## build 34
Design logarithm, start of the top module:
module logarithm #(
	parameter n = 16,
	parameter m = 24,
	parameter k = 5 ,
	parameter p = 24
) (
	input        clk  ,  
	input        reset,  
	input        start,
	input  [0:n] x    ,
	output [1:p] y    ,
	output reg   done
);
clock: 7.99 ns
lec_check: 0
abc_area: 0
cap_margin: 20
cell_pad_in_sites_detail_placement: 1
cell_pad_in_sites_global_placement: 1
core_margin: 2
core_utilization: 61
cts_cluster_diameter: 45
cts_cluster_size: 43
gpl_routability_driven: 0
gpl_timing_driven: 0
max_routing_layer: met4
min_routing_layer: met2
place_density_lb_addon: 0.21
setup_slack_margin: 2.16
slew_margin: 25
run.sh (not shown) runs the stock make flow with config.mk's settings and CLKGATE_MAP_FILE=.
Run status, build 34: aborted in clock tree synthesis (4_1_cts), error DPL-0033
Changes in build 53 relative to build 34:
- removing CTS_CLUSTER_SIZE (formerly 43)
- removing CELL_PAD_IN_SITES_DETAIL_PLACEMENT (formerly 1)
- changing SLEW_MARGIN from 25 to 20
- changing PLACE_DENSITY_LB_ADDON from 0.21 to 0.0
- removing GPL_TIMING_DRIVEN (formerly 0)
- changing CORE_UTILIZATION from 61 to 72
- removing GPL_ROUTABILITY_DRIVEN (formerly 0)
- removing SETUP_SLACK_MARGIN (formerly 2.16)
- removing MIN_ROUTING_LAYER (formerly met2)
- removing CTS_CLUSTER_DIAMETER (formerly 45)
- removing CELL_PAD_IN_SITES_GLOBAL_PLACEMENT (formerly 1)
- removing ABC_AREA (formerly 0)
- removing MAX_ROUTING_LAYER (formerly met4)
- changing the clock period (ns, I/O delays scaled along) from 7.99 to 7.02
Build 53 ran in full, but the layout does not pass; the checks complain about setup timing. Build 53 against build 34: multiplexer area fraction after synthesis neither gained nor lost much; core box area lost 15%; floorplan die height lost about 8%; synthesized area neither gained nor lost much; die size lost 0.0052 mm^2. Placement-stage cell area was lower in build 34 than in build 53. Comparing build 34 and build 53, final HPWL from detailed placement is higher on build 34. Worst setup slack after placement in build 53 is 0.37 ns lower than in build 34. Count of placed standard cells including taps: lower on build 34.
Input changes introduced in build 79 (baseline for comparison: build 53):
- PLACE_DENSITY_LB_ADDON removed (was 0.0)
- CORE_UTILIZATION changed from 72 to 64
- the clock period (ns, I/O delays scaled along) changed from 7.02 to 8.17
Notes after the runs:
- Going from build 53 to build 79, final clock period utilization by the worst path shrinks by 4.2 points.
- Per the final summary, build 79 finished and its layout is clean on timing, DRC and antenna.
- Compared with build 53, in build 79 final-layout fill cell count picked up an extra 59%.
Input-level comparison between build 74 and build 79:
- CORE_UTILIZATION: 64 -> 40
Findings:
Build 79 → build 74: wire length per cell went down by about 8%, register bit count reported by yosys level, via count lost 0.71%.
As far as number of gates resized after cts goes, build 79 and build 74 are indistinguishable; the numbers are identical.
Multi-input gate share of the layout cell area ended up 1.0 points lower on build 74 than on build 79.
Going from build 79 to build 74, required arrival time at the worst endpoint neither gained nor lost much.
Build 74 against build 79: met3 demand-to-capacity share in global routing down 0.55 points.

logarithm again, from the RTL that the note above started with.
clock: 8.37 ns
lec_check: 0
abc_area: 1
cap_margin: 20
core_margin: 2
core_utilization: 72
cts_cluster_diameter: 44
cts_cluster_size: 76
slew_margin: 20
==> next run, changes <==
Settings changed: ABC_AREA 1 to unset, CORE_UTILIZATION 72 to 66, CTS_CLUSTER_SIZE 76 to unset.
Effect:
- count of clock-buffer cells in the layout came out higher by 2
- final area decreases by 6.4%
- via count decreases by 18%
==> next run, changes <==
Settings changed: ABC_AREA set to 1, CORE_UTILIZATION 66 to 72, CTS_CLUSTER_DIAMETER 44 to unset.
Clock period 8.37 ns to 7.3 ns, I/O delays scaled along.
Synthesized area goes up by a little under a tenth.
Design area goes up by a little under a tenth.
Clock skew goes up by 0.0041 ns.
Wire length goes up by about a fifth.
Global-route usage goes up by 5.4 points.
Clock-buffer cell count goes down by 2.
Sequential cell count stays the same.
Critical path depth goes up by 1.
Core utilization goes up by 6.2 points.
Cell count goes up by a quarter to a third.

cedar:
logarithm again, from the RTL that the note above started with.
==> flow/config.mk <==
export PLATFORM = sky130hd
export DESIGN_NAME = logarithm
export DESIGN_NICKNAME = logarithm
export VERILOG_FILES = /design/flow/design.v
export SDC_FILE = /design/flow/constraint.sdc
export NUM_CORES = 4
export LEC_CHECK = 0
export ABC_AREA = 1
export CAP_MARGIN = 25
export CORE_ASPECT_RATIO = 0.55
export CORE_MARGIN = 2
export CORE_UTILIZATION = 27
export CTS_CLUSTER_DIAMETER = 370
export CTS_CLUSTER_SIZE = 78
export MAX_ROUTING_LAYER = met5
export PLACE_DENSITY_LB_ADDON = 0.17
export SETUP_SLACK_MARGIN = 1.27
export SLEW_MARGIN = 5
==> flow/constraint.sdc <==
create_clock -name core_clock -period 7.8 [get_ports {clk}]
set_input_delay 1.5600 -clock core_clock [delete_from_list [all_inputs] [get_ports {clk}]]
set_output_delay 1.5600 -clock core_clock [all_outputs]
set_load 0.01 [all_outputs]
cedar finished every step from synthesis to the final layout, and the layout passed the timing, DRC and antenna checks.
### cedar -> maple
Settings: CTS_CLUSTER_DIAMETER changed from 370 to 160; CTS_CLUSTER_SIZE changed from 78 to 100; CORE_ASPECT_RATIO removed (was 0.55); CORE_UTILIZATION changed from 27 to 45; SETUP_SLACK_MARGIN removed (was 1.27); MAX_ROUTING_LAYER removed (was met5); PLACE_DENSITY_LB_ADDON removed (was 0.17); SLEW_MARGIN changed from 5 to 20; CAP_MARGIN changed from 25 to 20; the clock period (ns, I/O delays scaled along) changed from 7.8 to 9.0.
## What came out
maple vs cedar, buffer count excluding the clock tree in the final layout went down by 86.
Of maple and cedar, cedar shows the higher fmax, with maple below it.
The run showing the smaller area taken by multi-input logic gates is maple.
Taking cedar as the reference, in maple clock sink count now sits at about the same level; clock transition at the register clock pins on the worst setup and hold paths after CTS now sits at about the same level.
Here is what was changed in the inputs of onyx compared with maple.
Settings: CORE_UTILIZATION: 45 -> 69; ABC_AREA: 1 -> unset.
### Flow results
NOTE number of vias after detailed routing maple->onyx decreased by more than 10%
The chip width of onyx falls short of that of maple by 22%.
In onyx relative to maple, first-pass GRT wire length had gone down by more than 10%.
Per the final summary, onyx finished and its layout is clean on timing, DRC and antenna.
onyx vs maple, biggest cell delay along the critical path went down by 0.30 ns.
Per the comparison of onyx with maple, data required time of the critical path has decreased, post-route core utilization has increased.
Inputs modified between onyx and juniper:
Settings: setting TNS_END_PERCENT to 10 for the first time; changing CORE_UTILIZATION from 69 to 70; changing CTS_CLUSTER_SIZE from 100 to 99; setting PLACE_DENSITY_LB_ADDON to 0.3 for the first time; setting ABC_AREA to 0 for the first time; changing CTS_CLUSTER_DIAMETER from 160 to 342; setting SETUP_SLACK_MARGIN to 1.79 for the first time; setting CORE_ASPECT_RATIO to 0.5 for the first time; setting CELL_PAD_IN_SITES_GLOBAL_PLACEMENT to 2 for the first time.
### Flow results
onyx and juniper: one clean run, onyx; the rest did not finish clean. Re area fraction in full adders, half adders and majority gates: no difference whatsoever between onyx and juniper. Reported for onyx and juniper, post-synth tally of flip-flops with integrated enable turned out identical to the last digit. In juniper relative to onyx, height of the die had gone down by more than a quarter. The die width in onyx is 0.72 times that in juniper. In terms of number of nets in the synthesized netlist, juniper and onyx differ only marginally. juniper: initial core utilization 1.8 points above onyx. Between juniper and onyx, it is juniper whose floorplan core area is lower, by 2.5%. From onyx to juniper the numbers moved as follows: die area lost about 1.1%, synthesized cell count did not really move.
Input changes introduced in lagoon (baseline for comparison: juniper):
Settings: a change of ABC_AREA from 0 to 1; a deleted CORE_ASPECT_RATIO that had been 0.5; a change of SETUP_SLACK_MARGIN from 1.79 to 2.68; a change of CORE_UTILIZATION from 70 to 40.
- lagoon went all the way through synthesis, placement and routing and the layout is clean on timing, DRC and antenna.
- Status: juniper FAILED at global placement without I/O (3_1_place_gp_skip_io) (tool error)
- Post-synthesis share of cell area spent on and, or, nand and nor gates for lagoon: 5.0 points up relative to juniper
- Summary — area after synthesis, lagoon relative to juniper: higher, by about 8%.
- Count of mapped cells out of synthesis: lagoon > juniper
- For synthesized area per cell, dividing the value from juniper by the value from lagoon gives 1.19.
- Across both runs, synthesized chip area reported by yosys was higher for lagoon than for juniper.
Inputs modified between lagoon and indigo:
Settings: SETUP_SLACK_MARGIN removed (was 2.68); CORE_UTILIZATION changed from 40 to 26; PLACE_DENSITY_LB_ADDON removed (was 0.3); PLACE_DENSITY newly set to 0.94.
- indigo went all the way through the flow, and no timing, DRC or antenna check failed.
- Between indigo and lagoon, the met3 track demand over resource does not differ in any meaningful way.
- Summary of indigo over lagoon: final period utilization rose 8.7 points, non-clock buffer total of the final layout has decreased, required arrival time at the worst endpoint stayed essentially flat, post-CTS setup buffer count down 57.
- lagoon → indigo: final cell count shows an increase of about 8%.
- Max pre-CTS worst setup slack across lagoon and indigo: indigo
